// gift_shop_part1
module gift_shop_part1(
    input clk, 
    input rst,
    input [31:0] data_in,   
    input valid_in,         
    output ready,       
    output reg finished,
    output reg [63:0] result
);
For scale: ~18000 cells after synthesis, roughly 2300 flip-flops, roughly 100 I/O pins.
make LEC_CHECK=0 CAP_MARGIN=20 CORE_ASPECT_RATIO=1.08 CORE_MARGIN=2 CORE_UTILIZATION=72 CTS_CLUSTER_SIZE=50 HOLD_SLACK_MARGIN=0.29 PLACE_DENSITY_LB_ADDON=0.0 SETUP_SLACK_MARGIN=2.78 SLEW_MARGIN=10 TNS_END_PERCENT=65 finish   # period 9.42 ns
run.sh (not shown) runs the stock make flow with config.mk's settings and CLKGATE_MAP_FILE=.
The first run finished clean.
Then changed:
- CORE_ASPECT_RATIO: 1.08 -> not set
- CORE_UTILIZATION: 72 -> 57
- CTS_CLUSTER_SIZE: 50 -> 35
- HOLD_SLACK_MARGIN: 0.29 -> not set
- PLACE_DENSITY: not set -> 0.6
- PLACE_DENSITY_LB_ADDON: 0.0 -> not set
- SETUP_SLACK_MARGIN: 2.78 -> not set
- SLEW_MARGIN: 10 -> 20
- TNS_END_PERCENT: 65 -> not set
- clock period: 9.42 -> 7.86 ns (I/O delays scaled with it)
=> The changed run finished with setup timing left; area after synthesis is unchanged; synthesized cell count does not change; routed wire length rises by 2.2%; total power rises by 37%; non-clock buffer count rises by 330; global-route usage falls by 5.9 points.
Then changed:
- CAP_MARGIN: 20 -> 5
- CORE_UTILIZATION: 57 -> 72
- CTS_CLUSTER_SIZE: 35 -> 24
- HOLD_SLACK_MARGIN: not set -> 0.28
- SETUP_SLACK_MARGIN: not set -> 1.38
- clock period: 7.86 -> 9.05 ns (I/O delays scaled with it)
This time the run completed without violations.
Area after synthesis does not change.
Global-route usage is higher by 7.6 points.
Core utilization is higher by 15 points.
Power is lower by 19%.
Routed wire length is higher by 1.1%.
Then changed:
- CAP_MARGIN: 5 -> 20
- CORE_UTILIZATION: 72 -> 66
- CTS_CLUSTER_SIZE: 24 -> 35
- HOLD_SLACK_MARGIN: 0.28 -> not set
- MAX_ROUTING_LAYER: not set -> met4
- SETUP_SLACK_MARGIN: 1.38 -> not set
- TNS_END_PERCENT: not set -> 5
- clock period: 9.05 -> 7.86 ns (I/O delays scaled with it)
The new run finished but failed the layout checks on setup timing.
Clock power climbs by about a fifth.
Routed wire length goes down by a few percent.
Worst setup slack gets worse by 1.0 ns.


gift_shop_part1 again, from the RTL that the note above started with.
clock: 9.05 ns
lec_check: 0
cap_margin: 20
core_margin: 2
core_utilization: 71
cts_cluster_size: 24
place_density: 0.6
setup_slack_margin: 1.38
slew_margin: 20
The first run completed without violations.
==> next run, changes <==
Settings changed: CAP_MARGIN 20 to 40, CORE_UTILIZATION 71 to 72, CTS_CLUSTER_SIZE 24 to 14, PLACE_DENSITY 0.6 to not set, PLACE_DENSITY_LB_ADDON set to 0.28.
Clock period 9.05 ns to 8.58 ns, I/O delays scaled along.
After rerunning:
- The new run ran to the end with violations: negative setup slack
- fmax shrinks slightly
- cell count goes up slightly
- critical path depth is higher by 1
- setup slack got worse by 0.56 ns
- clock skew falls by 0.044 ns
- worst hold slack improves by 0.041 ns
- wire length increases by a few percent
- register-to-register slack got worse by 0.56 ns


gift_shop_part1 again, from the RTL that the note above started with.
==> flow/config.mk <==
export PLATFORM = sky130hd
export DESIGN_NAME = gift_shop_part1
export DESIGN_NICKNAME = gift_shop_part1
export VERILOG_FILES = /design/flow/design.v
export SDC_FILE = /design/flow/constraint.sdc
export NUM_CORES = 4
export LEC_CHECK = 0
export CAP_MARGIN = 15
export CORE_ASPECT_RATIO = 1.25
export CORE_MARGIN = 2
export CORE_UTILIZATION = 40
export CTS_CLUSTER_SIZE = 12
export GPL_ROUTABILITY_DRIVEN = 0
export GPL_TIMING_DRIVEN = 1
export MAX_ROUTING_LAYER = met4
export SLEW_MARGIN = 25
==> flow/constraint.sdc <==
create_clock -name core_clock -period 7.43 [get_ports {clk}]
set_input_delay 1.4860 -clock core_clock [delete_from_list [all_inputs] [get_ports {clk}]]
set_output_delay 1.4860 -clock core_clock [all_outputs]
set_load 0.01 [all_outputs]
The starting point completed and failed the layout checks on negative setup slack.
==> next run, changes <==
Settings changed: ABC_AREA set to 1, SLEW_MARGIN 25 to 0.
The new run completed and failed the layout checks on negative setup slack; cell count rose by 14%; via count rose by 13%; non-clock buffer count rose by 117; die size rose by 2.3%; sequential power is about the same; clock power stays flat; sequential share of layout area fell by 0.99 points.
==> next run, changes <==
Settings changed: ABC_AREA 1 to not set, CAP_MARGIN 15 to 20, CORE_ASPECT_RATIO 1.25 to not set, CTS_CLUSTER_SIZE 12 to not set, GPL_ROUTABILITY_DRIVEN 0 to not set, GPL_TIMING_DRIVEN 1 to not set, MAX_ROUTING_LAYER met4 to not set, PLACE_DENSITY set to 0.6, SLEW_MARGIN 0 to 20.
Clock period 7.43 ns to 9.54 ns, I/O delays scaled along.
What happened:
- The changed run completed with no timing, DRC or antenna violations
- routed wire length fell by 16%
- critical path depth fell by 8
- final area fell by 7.4%
- sequential cell count is unchanged
- first-iteration DRC count fell by 11%
- synthesized cell count fell by 15%


Starting RTL as in the previous note.
clock: 5.92 ns
lec_check: 0
abc_area: 1
cap_margin: 10
cell_pad_in_sites_detail_placement: 2
cell_pad_in_sites_global_placement: 1
core_aspect_ratio: 0.67
core_margin: 2
core_utilization: 18
cts_cluster_size: 75
gpl_timing_driven: 0
hold_slack_margin: -0.05
min_routing_layer: met2
place_density_lb_addon: 0.19
setup_slack_margin: 1.47
slew_margin: 40
tns_end_percent: 30
The baseline finished but failed the layout checks on negative setup slack.
Rerun with:
==> flow/config.mk (replaced) <==
export PLATFORM = sky130hd
export DESIGN_NAME = gift_shop_part1
export DESIGN_NICKNAME = gift_shop_part1
export VERILOG_FILES = /design/flow/design.v
export SDC_FILE = /design/flow/constraint.sdc
export NUM_CORES = 4
export LEC_CHECK = 0
export CAP_MARGIN = 20
export CORE_ASPECT_RATIO = 1.25
export CORE_MARGIN = 2
export CORE_UTILIZATION = 40
export MAX_ROUTING_LAYER = met4
export SLEW_MARGIN = 20
==> flow/constraint.sdc (replaced) <==
create_clock -name core_clock -period 7.43 [get_ports {clk}]
set_input_delay 1.4860 -clock core_clock [delete_from_list [all_inputs] [get_ports {clk}]]
set_output_delay 1.4860 -clock core_clock [all_outputs]
set_load 0.01 [all_outputs]
After rerunning: The changed run finished with negative setup slack left. Global-route usage came out lower by 7.5 points. Final cell count came out lower by 33%. Core utilization came out higher by 23 points. Sequential share of layout area came out higher by 3.5 points.
Rerun with:
--- a/flow/config.mk
+++ b/flow/config.mk
@@ -8,6 +8,8 @@
 export CAP_MARGIN = 20
-export CORE_ASPECT_RATIO = 1.25
 export CORE_MARGIN = 2
-export CORE_UTILIZATION = 40
-export MAX_ROUTING_LAYER = met4
+export CORE_UTILIZATION = 72
+export CTS_CLUSTER_SIZE = 89
+export HOLD_SLACK_MARGIN = 0.29
+export PLACE_DENSITY = 0.35
+export SETUP_SLACK_MARGIN = 1.38
 export SLEW_MARGIN = 20
==> flow/constraint.sdc (replaced) <==
create_clock -name core_clock -period 8.58 [get_ports {clk}]
set_input_delay 1.7160 -clock core_clock [delete_from_list [all_inputs] [get_ports {clk}]]
set_output_delay 1.7160 -clock core_clock [all_outputs]
set_load 0.01 [all_outputs]
Effect: The new run ran to the end with violations: negative setup slack; sequential power went down by 14%; wire length went up by 3.8%; first-iteration DRC count went up by 81%; power went down by 12%.


## exp/sierra
gift_shop_part1 again, from the RTL that the note above started with.
clock: 6.9 ns
lec_check: 0
cap_margin: 35
cell_pad_in_sites_global_placement: 1
core_margin: 2
core_utilization: 72
cts_cluster_diameter: 135
cts_cluster_size: 25
place_density: 0.95
setup_slack_margin: -0.68
slew_margin: 30
Completing all stages was not enough for exp/sierra: its layout failed the final checks because of negative setup slack.
Relative to exp/sierra, the following input files were edited for exp/maple:
Settings: SLEW_MARGIN: 30 -> 40; CAP_MARGIN: 35 -> 5; CTS_CLUSTER_DIAMETER: 135 -> unset; PLACE_DENSITY: 0.95 -> unset; PLACE_DENSITY_LB_ADDON: unset -> 0.02; CORE_ASPECT_RATIO: unset -> 1.0; CELL_PAD_IN_SITES_GLOBAL_PLACEMENT: 1 -> unset; SETUP_SLACK_MARGIN: -0.68 -> 1.74; CTS_CLUSTER_SIZE: 25 -> 89; the clock period (ns, I/O delays scaled along): 6.9 -> 5.92.
==> results <==
- exp/maple ends up with higher H-tree depth than exp/sierra does.
- Total leakage power (higher): exp/maple
- exp/sierra → exp/maple: number of buffers outside the clock class in the layout +106, power +23%, cell area reported after detailed placement +1100 um2.
- [exp/maple] flow finished | final checks: failed | reasons: negative setup slack
> inputs changed (exp/maple -> exp/yarrow)
Settings: SLEW_MARGIN now 20, was 40; PLACE_DENSITY_LB_ADDON no longer set, was 0.02; SETUP_SLACK_MARGIN now 1.17, was 1.74; CORE_ASPECT_RATIO no longer set, was 1.0; CTS_CLUSTER_SIZE now 25, was 89; CTS_CLUSTER_DIAMETER now 135, previously not set; CAP_MARGIN now 40, was 5; the clock period (ns, I/O delays scaled along) now 7.95, was 5.92.
## What came out
Each of exp/yarrow and exp/maple falls short of a clean finish.
In exp/yarrow the implementation completed, yet the final layout does not meet the checks, the culprit being negative setup slack.
exp/maple has lower combinational group share of total power than exp/yarrow.
Compared exp/yarrow vs exp/maple, and worst relative slew slack is down in exp/yarrow.
Taking exp/maple as the reference, in exp/yarrow worst setup slack has increased; share of the clock period used by the worst path after layout has decreased; growth of design area from synthesis to finish has decreased; cell area after layout has decreased; xor/xnor share of the synthesized area has remained practically unchanged.
Delta (exp/yarrow minus exp/maple): critical path data arrival time went up by 0.28 ns; latest clock arrival within the worst-skew pair went down by 0.10 ns; detailed-route wire length went up by 2.0 mm.
## Diff of input files: exp/willow against exp/yarrow
Settings: SETUP_SLACK_MARGIN: 1.17 -> unset; CTS_CLUSTER_SIZE: 25 -> unset; CAP_MARGIN: 40 -> 20; CORE_UTILIZATION: 72 -> 40; CTS_CLUSTER_DIAMETER: 135 -> unset; PLACE_DENSITY: unset -> 0.6; the clock period (ns, I/O delays scaled along): 7.95 -> 5.34.
Findings:
- [exp/yarrow] flow finished | final checks: failed | reasons: negative setup slack
- exp/willow: flow complete, layout not clean; failing: negative setup slack
- Of exp/willow and exp/yarrow, the higher count of placed standard cells in the final layout, fillers left out belongs to exp/willow.
- Diff exp/yarrow -> exp/willow | power | up by more than half
- Changes observed in exp/willow relative to exp/yarrow: non-clock buffer count increased by 158 relative to the old numbers, fraction of synthesized area in multiplexers closely matched the old numbers.
- Worst setup slack in exp/willow vs exp/yarrow: down 2.27 ns
Input changes introduced in exp/lagoon (baseline for comparison: exp/willow):
Settings: an added MAX_ROUTING_LAYER of met4; a deleted PLACE_DENSITY that had been 0.6; an added CTS_CLUSTER_SIZE of 12; an added GPL_TIMING_DRIVEN of 0; an added CORE_ASPECT_RATIO of 1.25; a change of the clock period (ns, I/O delays scaled along) from 5.34 to 7.43.
- In exp/lagoon the implementation completed, yet the final layout does not meet the checks, the culprit being negative setup slack.
- Re clock period minus final worst setup slack: exp/willow and exp/lagoon aren't equal, and the higher value belongs to exp/lagoon.
- Taking exp/willow as the reference, in exp/lagoon average wire per cell in the routed design up 36%; power density over the cells down about 27%; met2 layer wire length in the routed design up 47%.
- Layout clock buffer count grows by a few percent when moving from exp/willow to exp/lagoon.
- Arrival time of the worst setup path is higher on exp/lagoon
- Looking at TritonCTS buffer count across exp/willow and exp/lagoon, the one that comes out lower is exp/willow.
- exp/lagoon -> exp/willow: number of pins with negative max-slew slack in the final report delta 0, exact match
- Total stage count of the critical path, exp/lagoon vs exp/willow: down by a little under 10%
## Diff of input files: exp/amber against exp/lagoon
Settings: setting PLACE_DENSITY_LB_ADDON to 0.04 for the first time; setting TNS_END_PERCENT to 85 for the first time; removing MAX_ROUTING_LAYER (formerly met4); removing CORE_ASPECT_RATIO (formerly 1.25); removing CTS_CLUSTER_SIZE (formerly 12); changing CORE_UTILIZATION from 40 to 65; setting CTS_CLUSTER_DIAMETER to 71 for the first time; removing GPL_TIMING_DRIVEN (formerly 0); changing the clock period (ns, I/O delays scaled along) from 7.43 to 11.9.
--- outcome ---
exp/amber completed every stage of the flow, and the final layout passed the timing, design-rule and antenna checks. Buffer count excluding the clock tree in the final layout: lower on exp/amber. Diff exp/lagoon -> exp/amber | count of cell instances traversed by the critical path | down by a little under 10%. Clock-cell share of area is lower on exp/lagoon. ~same total area of sequential cells in exp/lagoon and exp/amber. Sequential fraction of design power in exp/amber vs exp/lagoon: up 6.6 points. Comparing number of nets at the end of the flow for exp/lagoon and exp/amber, the smaller number came from exp/amber. A highest signal layer in the routed design of met5 is what exp/amber shows, while met4 belongs to exp/lagoon. In exp/amber relative to exp/lagoon, initial antenna violation count had gone down by more than a quarter. Number of placed instances with taps included | exp/amber below exp/lagoon.


run A:
gift_shop_part1 again, from the RTL that the note above started with.
Settings: LEC_CHECK=0, CAP_MARGIN=20, CORE_MARGIN=2, CORE_UTILIZATION=66, CTS_CLUSTER_DIAMETER=44, CTS_CLUSTER_SIZE=35, MAX_ROUTING_LAYER=met4, PLACE_DENSITY=0.6, SLEW_MARGIN=20; clock period 7.86 ns.
Run A: all stages done; final checks FAILED (setup timing).
Setup changes, run A to run B
Settings: changing CTS_CLUSTER_SIZE from 35 to 24; changing CAP_MARGIN from 20 to 35; setting SETUP_SLACK_MARGIN to -0.58 for the first time; removing CTS_CLUSTER_DIAMETER (formerly 44); removing MAX_ROUTING_LAYER (formerly met4); changing CORE_UTILIZATION from 66 to 71; changing the clock period (ns, I/O delays scaled along) from 7.86 to 6.07.
Findings:
| run B | all stages done | FAIL | setup timing |
Critical path's slowest cell: sky130_fd_sc_hd__fa_2 -> run A, sky130_fd_sc_hd__fa_1 -> run B
Run B ends up with higher floorplan utilization than run A does.
Run A → run B: power saw an increase; final worst-path cycle share saw an increase; average wire per standard cell saw an increase.
Run B ended up with stage12_factor[7]$_DFFE_PN_ as its first element of the critical path; run A ended up with stage12_factor[9]$_DFFE_PN_.
Via count, run B and run A: lower on run A
Looking at capturing instance or port of the critical path, the stage13_prod_partial[62]$_DFFE_PP_ result is from run B; the stage13_prod_partial[63]$_DFFE_PP_ one comes from run A.
Final cell area: run B below run A
Initial antenna violation count in run B vs run A: down 8
Going from run A to run B, the full die area was found to have gone down by 7.0%.
Total wire length after detailed routing went down slightly going from run A to run B.
Changes observed in run B relative to run A: final tally of setup violations now larger, via count of the first global-routing pass now larger.
Changes in run C relative to run B:
Settings: a change of SETUP_SLACK_MARGIN from -0.58 to -0.61; a change of CAP_MARGIN from 35 to 5; a change of the clock period (ns, I/O delays scaled along) from 6.07 to 6.2.
[summary]
- Of the runs run B and run C, none of them finished clean.
- To summarise run C: no stage aborted, but the layout did not pass its checks, failing on setup timing.
- STATUS run=run B STAGES=ALL_DONE FINAL_CHECKS=FAILED CAUSE=setup timing
- Taking run C as 1.0, run B lands at 1.09 on number of stages on the worst setup path.
- Re post-synthesis chip area from yosys: no difference whatsoever between run C and run B.
- Relative to run B, power in combinational cells has decreased by about 14% in run C.
- Min logic gate share of total power across run B and run C: run C
- Compared with run B, total routed wirelength in run C decreased slightly.
- Delta (run C minus run B): worst hold margin grew by 0.0030 ns, non-clock buffer count has decreased.
#### Input delta (run D over run C)
Settings: changing CAP_MARGIN from 5 to 20; changing CORE_UTILIZATION from 71 to 65; setting MAX_ROUTING_LAYER to met4 for the first time; removing SETUP_SLACK_MARGIN (formerly -0.61); changing CTS_CLUSTER_SIZE from 24 to 40; changing the clock period (ns, I/O delays scaled along) from 6.2 to 7.85.
--- outcome ---
No crash in run D: every stage finished, but the layout fails its final checks due to setup timing. Re worst slack at placement: run D and run C aren't equal, and the lower value belongs to run C. Higher detailed-router iteration count before antenna repair among run D and run C: run C. Run C ended up with met5 as its highest signal layer in the routed design; run D ended up with met4. On buffering overhead, run D and run C are neck and neck. Compared with run C, run D shows a higher core footprint. Cmp run D vs run C: critical path depth higher in run D. Per the comparison of run D with run C, fraction of area in registers has decreased; total non-filler cell area in the finished layout +about 1.1%.
Relative to run D, the following input files were edited for run E:
Settings: changing CORE_UTILIZATION from 65 to 34; removing CTS_CLUSTER_SIZE (formerly 40); removing MAX_ROUTING_LAYER (formerly met4); changing the clock period (ns, I/O delays scaled along) from 7.85 to 12.1.
- The top layer reached by signal wires comes out met5 in one run and met4 in the other, namely in run E and run D respectively.
- Going from run D to run E, half-perimeter wire length after detailed placement shrinks by about 6%.
- Run D -> stages 100% | layout checks FAIL | setup timing
- Both conditions hold for run E: the flow ran to the end and the final layout passed the timing, design-rule and antenna checks.
- The post-synthesis cell count from yosys was comparable across run D and run E.
- Summary of run E over run D: non-clock buffer instance count of the final layout saw a decrease, final area saw a decrease, share of the core filled with cells saw a decrease, detailed-route via count saw a decrease.
Power and IR drop assume default switching activity.
